==> inputs of run a <==
// ResonantLowPassFilter
module ResonantLowPassFilter(
    input clk,
    input signed [15:0] audio_in,
    input signed [15:0] cutoff,
    input signed [15:0] resonance,
    input signed [15:0] gain,
    input reset_n,
    output reg signed [15:0] filtered_audio
);
    parameter [15:0] MAX_POS_VALUE = 16'h7FFF;
    parameter [15:0] MIN_NEG_VALUE = -16'h8000;
    reg signed [15:0] state;
    reg signed [15:0] feedback;
    reg signed [15:0] output_reg;
    reg signed [15:0] alpha;
    reg signed [15:0] beta;
    reg signed [15:0] gamma;
    wire signed [31:0] fb_prod  = $signed(state) * $signed(beta);
    wire signed [31:0] out_prod = $signed(state) * $signed(alpha);
    wire signed [16:0] fb_full  = fb_prod >>> 15;
    wire signed [16:0] out_full = out_prod >>> 15;
    wire signed [16:0] st_full  = $signed(audio_in) - $signed(feedback);
    wire signed [16:0] fa_full  = $signed(output_reg) + ($signed(gamma) >>> 1);
    function signed [15:0] sat17;
        input signed [16:0] v;
        begin
            if (v > $signed({MAX_POS_VALUE[15], MAX_POS_VALUE}))
                sat17 = $signed(MAX_POS_VALUE);
            else if (v < $signed({MIN_NEG_VALUE[15], MIN_NEG_VALUE}))
                sat17 = $signed(MIN_NEG_VALUE);
            else
  ...
export LEC_CHECK = 0
export ABC_AREA = 1
export CAP_MARGIN = 20
export CORE_ASPECT_RATIO = 0.98
export CORE_MARGIN = 7
export CORE_UTILIZATION = 40
export CTS_CLUSTER_DIAMETER = 34
export GPL_ROUTABILITY_DRIVEN = 0
export MAX_ROUTING_LAYER = met4
export PLACE_DENSITY_LB_ADDON = 0.09
export SLEW_MARGIN = 20
export TNS_END_PERCENT = 25
create_clock -name core_clock -period 10.7 [get_ports {clk}]
run.sh (not shown) runs the stock make flow with config.mk's settings and CLKGATE_MAP_FILE=.
==> inputs of run b, as changes to run a <==
==> flow/config.mk (replaced) <==
export PLATFORM = sky130hd
export DESIGN_NAME = ResonantLowPassFilter
export DESIGN_NICKNAME = ResonantLowPassFilter
export VERILOG_FILES = /design/flow/design.v
export SDC_FILE = /design/flow/constraint.sdc
export NUM_CORES = 4
export LEC_CHECK = 0
export ABC_AREA = 1
export CAP_MARGIN = 20
export CORE_MARGIN = 2
export CORE_UTILIZATION = 72
export CTS_CLUSTER_DIAMETER = 225
export PLACE_DENSITY_LB_ADDON = 0.07
export SLEW_MARGIN = 20
==> flow/constraint.sdc (replaced) <==
create_clock -name core_clock -period 5.73 [get_ports {clk}]
set_input_delay 1.1460 -clock core_clock [delete_from_list [all_inputs] [get_ports {clk}]]
set_output_delay 1.1460 -clock core_clock [all_outputs]
set_load 0.01 [all_outputs]
==> inputs of run c, as changes to run a <==
--- a/flow/config.mk
+++ b/flow/config.mk
@@ -9,10 +9,14 @@
 export CAP_MARGIN = 20
-export CORE_ASPECT_RATIO = 0.98
-export CORE_MARGIN = 7
+export CELL_PAD_IN_SITES_DETAIL_PLACEMENT = 1
+export CELL_PAD_IN_SITES_GLOBAL_PLACEMENT = 3
+export CORE_ASPECT_RATIO = 0.71
+export CORE_MARGIN = 3
 export CORE_UTILIZATION = 40
-export CTS_CLUSTER_DIAMETER = 34
-export GPL_ROUTABILITY_DRIVEN = 0
+export CTS_CLUSTER_DIAMETER = 167
+export GPL_ROUTABILITY_DRIVEN = 1
 export MAX_ROUTING_LAYER = met4
+export MIN_ROUTING_LAYER = met2
 export PLACE_DENSITY_LB_ADDON = 0.09
-export SLEW_MARGIN = 20
+export SETUP_SLACK_MARGIN = 1.6
+export SLEW_MARGIN = 30
 export TNS_END_PERCENT = 25
==> notes.md <==
State of the implementation.

- The startpoint of the worst setup timing path is alpha[1], for reference.
- The count of multi-input gates is 2,158, for reference.
- According to the timing report, the arrival time at the worst endpoint equals 7.09 ns.
- The wire length on met3 is between 2000 and 2500 µm, for reference.
- The die covers approximately 0.072 mm².
- The flow ran to the end and the layout has no timing, DRC or antenna violations.
- The tool warning count for the run is 27.
- The final timing report derives a shortest allowable period of 6.80 ns.
- The data required time reported for the critical path is 10.99 ns.
That was run a.
==> notes.md <==
State of the implementation.

- The detailed router reports a met3 wire length of 40,500 µm.
- Per the post-CTS timing run, clock transition at the registers of the reported paths is 0.11 ns.
- The first-pass GRT wire length is 132,000 µm, for reference.
- The startpoint of the worst setup timing path is beta[1], for reference.
- The run finished with no timing, DRC or antenna violations.
- Leaving out the clock tree, the finished layout contains an inverter count of around 1,000.
- For the worst setup path, the data required time is 11.04 ns.
- The number of warnings reported in the stage logs is 27.
- Counting I/O delays and the setup requirement, the final critical path takes 7.25 ns.
- The arrival time of the worst setup path is 7.59 ns, for reference.
- Per the OpenROAD floorplan log, the area of the die is 0.0682 mm².
That was run c.
==> notes.md <==
State of the implementation.

- The flow ran to the end, but the layout failed its checks.
- The run did not pass the layout checks because of negative setup slack.
- Detailed routing placed a total of 8240 µm of wire on met3.
- For the finished layout, the period the worst path requires is 5.91 ns.
- The number of failing setup endpoints in the final timing report is 31, for reference.
- After its last routability iteration, the placer logged a weighted congestion of 0.989.
- The chip area is 0.0377 mm², for reference.
- The arrival time of the worst setup path is slightly above 6 ns, for reference.
- In the post-route analysis, the smallest setup slack over all paths is -0.178 ns.
- The required time at the worst endpoint is listed as 6.03 ns.
- The logs give a warning total of 29.
That was run b.

========
==> v2: inputs <==
==> flow/design.v <==
module ResonantLowPassFilter(
    input clk,
    input signed [15:0] audio_in,
    input signed [15:0] cutoff,
    input signed [15:0] resonance,
    input signed [15:0] gain,
    input reset_n,
    output reg signed [15:0] filtered_audio
);
    parameter [15:0] MAX_POS_VALUE = 16'h7FFF;
    parameter [15:0] MIN_NEG_VALUE = -16'h8000;
    reg signed [15:0] state;
    reg signed [15:0] feedback;
    reg signed [15:0] output_reg;
    reg signed [15:0] alpha;
    reg signed [15:0] beta;
    reg signed [15:0] gamma;
    wire signed [31:0] fb_prod  = $signed(state) * $signed(beta);
    wire signed [31:0] out_prod = $signed(state) * $signed(alpha);
    wire signed [16:0] fb_full  = fb_prod >>> 15;
    wire signed [16:0] out_full = out_prod >>> 15;
    wire signed [16:0] st_full  = $signed(audio_in) - $signed(feedback);
    wire signed [16:0] fa_full  = $signed(output_reg) + ($signed(gamma) >>> 1);
    function signed [15:0] sat17;
        input signed [16:0] v;
        begin
            if (v > $signed({MAX_POS_VALUE[15], MAX_POS_VALUE}))
                sat17 = $signed(MAX_POS_VALUE);
            else if (v < $signed({MIN_NEG_VALUE[15], MIN_NEG_VALUE}))
                sat17 = $signed(MIN_NEG_VALUE);
            else
                sat17 = v[15:0];
        end
    endfunction
    always @(posedge clk or negedge reset_n) begin
        if (!reset_n) begin
            state <= $signed(16'h0000);
            feedback <= $signed(16'h0000);
            output_reg <= $signed(16'h0000);
            alpha <= $signed(16'h0000);
            beta <= $signed(16'h0000);
            gamma <= $signed(16'h0000);
            filtered_audio <= $signed(16'h0000);
        end else begin
            alpha <= $signed(cutoff);
            beta <= $signed(resonance);
            gamma <= $signed(gain);
            feedback <= sat17(fb_full);
            state <= sat17(st_full);
            output_reg <= sat17(out_full);
            filtered_audio <= sat17(fa_full);  
        end
    end
endmodule
==> flow/run.sh <==
#!/bin/bash
# the make line also repeats each setting of config.mk as NAME=value (left out here)
make -C /OpenROAD-flow-scripts/flow DESIGN_CONFIG=/design/flow/config.mk WORK_HOME=/design/flow/orfs CLKGATE_MAP_FILE= finish
==> flow/config.mk <==
export PLATFORM = sky130hd
export DESIGN_NAME = ResonantLowPassFilter
export DESIGN_NICKNAME = ResonantLowPassFilter
export VERILOG_FILES = /design/flow/design.v
export SDC_FILE = /design/flow/constraint.sdc
export NUM_CORES = 4
export LEC_CHECK = 0
export ABC_AREA = 1
export CAP_MARGIN = 20
export CELL_PAD_IN_SITES_DETAIL_PLACEMENT = 1
export CELL_PAD_IN_SITES_GLOBAL_PLACEMENT = 3
export CORE_ASPECT_RATIO = 0.71
export CORE_MARGIN = 7
export CORE_UTILIZATION = 40
export CTS_CLUSTER_DIAMETER = 34
export GPL_ROUTABILITY_DRIVEN = 1
export MAX_ROUTING_LAYER = met4
export MIN_ROUTING_LAYER = met2
export PLACE_DENSITY_LB_ADDON = 0.09
export SLEW_MARGIN = 30
export TNS_END_PERCENT = 25
==> flow/constraint.sdc <==
create_clock -name core_clock -period 10.7 [get_ports {clk}]
set_input_delay 2.1400 -clock core_clock [delete_from_list [all_inputs] [get_ports {clk}]]
set_output_delay 2.1400 -clock core_clock [all_outputs]
set_load 0.01 [all_outputs]
==> inputs of v39, as changes to v2 <==
==> flow/config.mk (replaced) <==
export PLATFORM = sky130hd
export DESIGN_NAME = ResonantLowPassFilter
export DESIGN_NICKNAME = ResonantLowPassFilter
export VERILOG_FILES = /design/flow/design.v
export SDC_FILE = /design/flow/constraint.sdc
export NUM_CORES = 4
export LEC_CHECK = 0
export CAP_MARGIN = 20
export CORE_ASPECT_RATIO = 0.71
export CORE_MARGIN = 2
export CORE_UTILIZATION = 72
export SLEW_MARGIN = 20
==> flow/constraint.sdc (replaced) <==
create_clock -name core_clock -period 5.98 [get_ports {clk}]
set_input_delay 1.1960 -clock core_clock [delete_from_list [all_inputs] [get_ports {clk}]]
set_output_delay 1.1960 -clock core_clock [all_outputs]
set_load 0.01 [all_outputs]
==> inputs of v3, as changes to v2 <==
--- a/flow/config.mk
+++ b/flow/config.mk
@@ -10,3 +10,2 @@
 export CELL_PAD_IN_SITES_DETAIL_PLACEMENT = 1
-export CELL_PAD_IN_SITES_GLOBAL_PLACEMENT = 3
 export CORE_ASPECT_RATIO = 0.71
@@ -17,5 +16,4 @@
 export MAX_ROUTING_LAYER = met4
-export MIN_ROUTING_LAYER = met2
 export PLACE_DENSITY_LB_ADDON = 0.09
-export SLEW_MARGIN = 30
+export SLEW_MARGIN = 20
 export TNS_END_PERCENT = 25
==> results <==
item	v3	v2	v39
Outcome	complete, no violations	complete, no violations	finished with violations
Layout check failures	-	-	setup timing
Worst path max stage delay	0.94 ns	0.98 ns	0.64 ns
Proportion of cell area spent on the clock network	1.056%	1.177%	1.057%
WL final	75480 um	83470 um	62040 um
Capturing point of the worst reg2reg path	output_reg[13]	feedback[13]	feedback[3]
Arrival time at the worst endpoint	7.38 ns	7.54 ns	6.78 ns
Non-Clock Buffer Area Fraction	3.351%	3.513%	13.13%
Post-layout net count	4132	4138	3544
Last weighted congestion value of the routability-driven placer	0.9502	0.9762	0.9211
Met1 wire length	40210 um	0 um	23840 um
Post-route core utilization	43.44%	43.61%	88.58%
Routing layer with the top usage in global route	met1	met3	met2
Latest clock arrival within the worst-skew pair	0.41 ns	0.44 ns	0.40 ns
Number of warning messages in the logs	27	27	32
Met2 Usage GRT	30.87%	36.01%	61.32%
Filler instances	7952	7861	1529
Post-synthesis cell type count	37	37	63
Detailed-route via count	20560	28210	18330

========
==> trial 64 <==
RTL: the design.v shown in full above, as it stands there.
clock: 6.75 ns
lec_check: 0
cap_margin: 20
core_margin: 2
core_utilization: 64
slew_margin: 20
==> inputs of trial 47, as changes to trial 64 <==
- CORE_UTILIZATION: 64 -> 40
- SETUP_SLACK_MARGIN: default -> 0.86
==> summary of the runs <==
Between trial 64 and trial 47, the lower via count is in trial 64 (gap about 1.7%, measured against trial 47).
Between trial 64 and trial 47, the lower register-to-register slack is in trial 64 (gap 210 ps).
Maximum frequency: trial 47 is higher than trial 64 (about 3.3%).
==> figures <==
	trial 47	trial 64
Outcome	timing/DRC/antenna clean	timing/DRC/antenna clean
Met1 Resource Use GR	0.262	0.414
Routed metal-1 wire length	24.1 mm	22.8 mm
Final design instance area without fill	0.0276 mm²	0.0259 mm²
Startpoint of the most critical register-to-register path	state[4]	state[8]
CP max-delay cell	sky130_fd_sc_hd__dfrtp_4	sky130_fd_sc_hd__fa_1
Shortest clock period the worst path allows after layout	6340 ps	6540 ps
Share of the final layout cell area in multi-input gates	0.679	0.704
Height of the die	247 µm	196 µm
Number of DRC markers in iteration 0	676	839

========
==> run A: inputs <==
// ResonantLowPassFilter: RTL as listed in full above, without the edits since
clock: 5.72 ns
lec_check: 0
cap_margin: 10
core_margin: 2
core_utilization: 72
cts_cluster_diameter: 378
slew_margin: 20
==> run F: changes against run A <==
- ABC_AREA: default -> 1
- CAP_MARGIN: 10 -> 20
- CTS_CLUSTER_DIAMETER: 378 -> default
- CTS_CLUSTER_SIZE: default -> 10
- SETUP_SLACK_MARGIN: default -> 0.62
- TNS_END_PERCENT: default -> 15
==> flow/constraint.sdc (replaced) <==
create_clock -name core_clock -period 5.82 [get_ports {clk}]
set_input_delay 1.1640 -clock core_clock [delete_from_list [all_inputs] [get_ports {clk}]]
set_output_delay 1.1640 -clock core_clock [all_outputs]
set_load 0.01 [all_outputs]
==> run Y: changes against run A <==
- ABC_AREA: default -> 1
- CAP_MARGIN: 10 -> 20
- CTS_CLUSTER_DIAMETER: 378 -> 225
- PLACE_DENSITY_LB_ADDON: default -> 0.07
==> flow/constraint.sdc (replaced) <==
create_clock -name core_clock -period 5.75 [get_ports {clk}]
set_input_delay 1.1500 -clock core_clock [delete_from_list [all_inputs] [get_ports {clk}]]
set_output_delay 1.1500 -clock core_clock [all_outputs]
set_load 0.01 [all_outputs]
==> run C: changes against run A <==
- CAP_MARGIN: 10 -> 20
- CTS_CLUSTER_DIAMETER: 378 -> default
- PLACE_DENSITY: default -> 0.95
==> results_dict.tcl <==
# flow metrics
set metrics [dict create \
    status "finished with violations" \
    violations "negative setup slack" \
    seq_share 0.0898 \
    worst_slack_ns -0.203 \
    place.gp.congestion 1.00 \
    startpoint "alpha[5]$_DFF_PN0_" \
    initCoreUtil 0.732 \
    adder_share 0.494 \
    setup_viol 31 \
    final.period_utilization 1.04 \
    crit_chain "buf_12 -> nand2_1 -> fa_1 -> inv_2 -> fa_2 -> buf_12 -> fa_1 -> fa_1 -> fa_1 -> fa_2 -> ha_4 -> nand2_1 -> nor2_1 -> nand2_1 -> nor3_1 -> o21ai_1 -> nand2_1 -> nand2_1 -> nand2_1 -> nand2_1 -> nand2_2" \
    die_area_mm2 0.0377 \
    place_area_mm2 0.0293 \
    tightest_slew_ns 0.849 \
    slowest_delay_ns 0.60 \
]
That was run Y.
==> results_dict.tcl <==
# flow metrics
set metrics [dict create \
    place_area_mm2 0.0287 \
    slowest_delay_ns 0.60 \
    startpoint "state[15]$_DFF_PN0_" \
    die_area_mm2 0.0377 \
    crit_chain "buf_12 -> buf_6 -> nand2_1 -> fa_1 -> inv_1 -> fa_2 -> buf_4 -> fa_1 -> fa_1 -> fa_1 -> inv_1 -> fa_1 -> inv_1 -> ha_4 -> a21oi_2 -> a21boi_4 -> nand2_2 -> a21oi_4 -> nand2_2 -> nand2_4 -> nand3_4 -> nand2_1 -> nand2_1" \
    seq_share 0.0945 \
    status "finished with violations" \
    initCoreUtil 0.732 \
    final.period_utilization 1.02 \
    setup_viol 18 \
    violations "negative setup slack" \
    place.gp.congestion 0.949 \
    worst_slack_ns -0.0926 \
    tightest_slew_ns 0.757 \
]
That was run F.
==> results_dict.tcl <==
# flow metrics
set metrics [dict create \
    slowest_delay_ns 0.71 \
    crit_chain "and2_1 -> fa_1 -> inv_1 -> fa_1 -> inv_1 -> fa_1 -> fa_2 -> fa_1 -> inv_1 -> fa_1 -> inv_2 -> ha_4 -> a211oi_2 -> nand2_1 -> a311oi_4 -> nand2_2 -> a31oi_4 -> o21ai_4 -> buf_6 -> mux2i_4 -> clkbuf_16 -> o21a_1" \
    worst_slack_ns -1.80 \
    status "finished with violations" \
    violations "negative setup slack" \
    setup_viol 32 \
    final.period_utilization 1.31 \
    place.gp.congestion 0.897 \
    initCoreUtil 0.728 \
]
That was run C.
==> results_dict.tcl <==
# flow metrics
set metrics [dict create \
    status "finished with violations" \
    violations "negative setup slack" \
    tightest_slew_ns 0.942 \
    slowest_delay_ns 0.52 \
    initCoreUtil 0.728 \
    worst_slack_ns -0.651 \
    crit_chain "buf_12 -> and2_1 -> fa_1 -> inv_1 -> fa_1 -> fa_1 -> inv_1 -> fa_1 -> fa_1 -> inv_1 -> fa_1 -> inv_1 -> ha_4 -> nand2_2 -> a211oi_2 -> a21oi_2 -> a211o_4 -> a2111oi_4 -> or3_4 -> mux2i_4 -> buf_6 -> clkbuf_16 -> a21oi_1" \
    die_area_mm2 0.0342 \
    setup_viol 32 \
    place_area_mm2 0.0268 \
    final.period_utilization 1.11 \
]
That was run A.
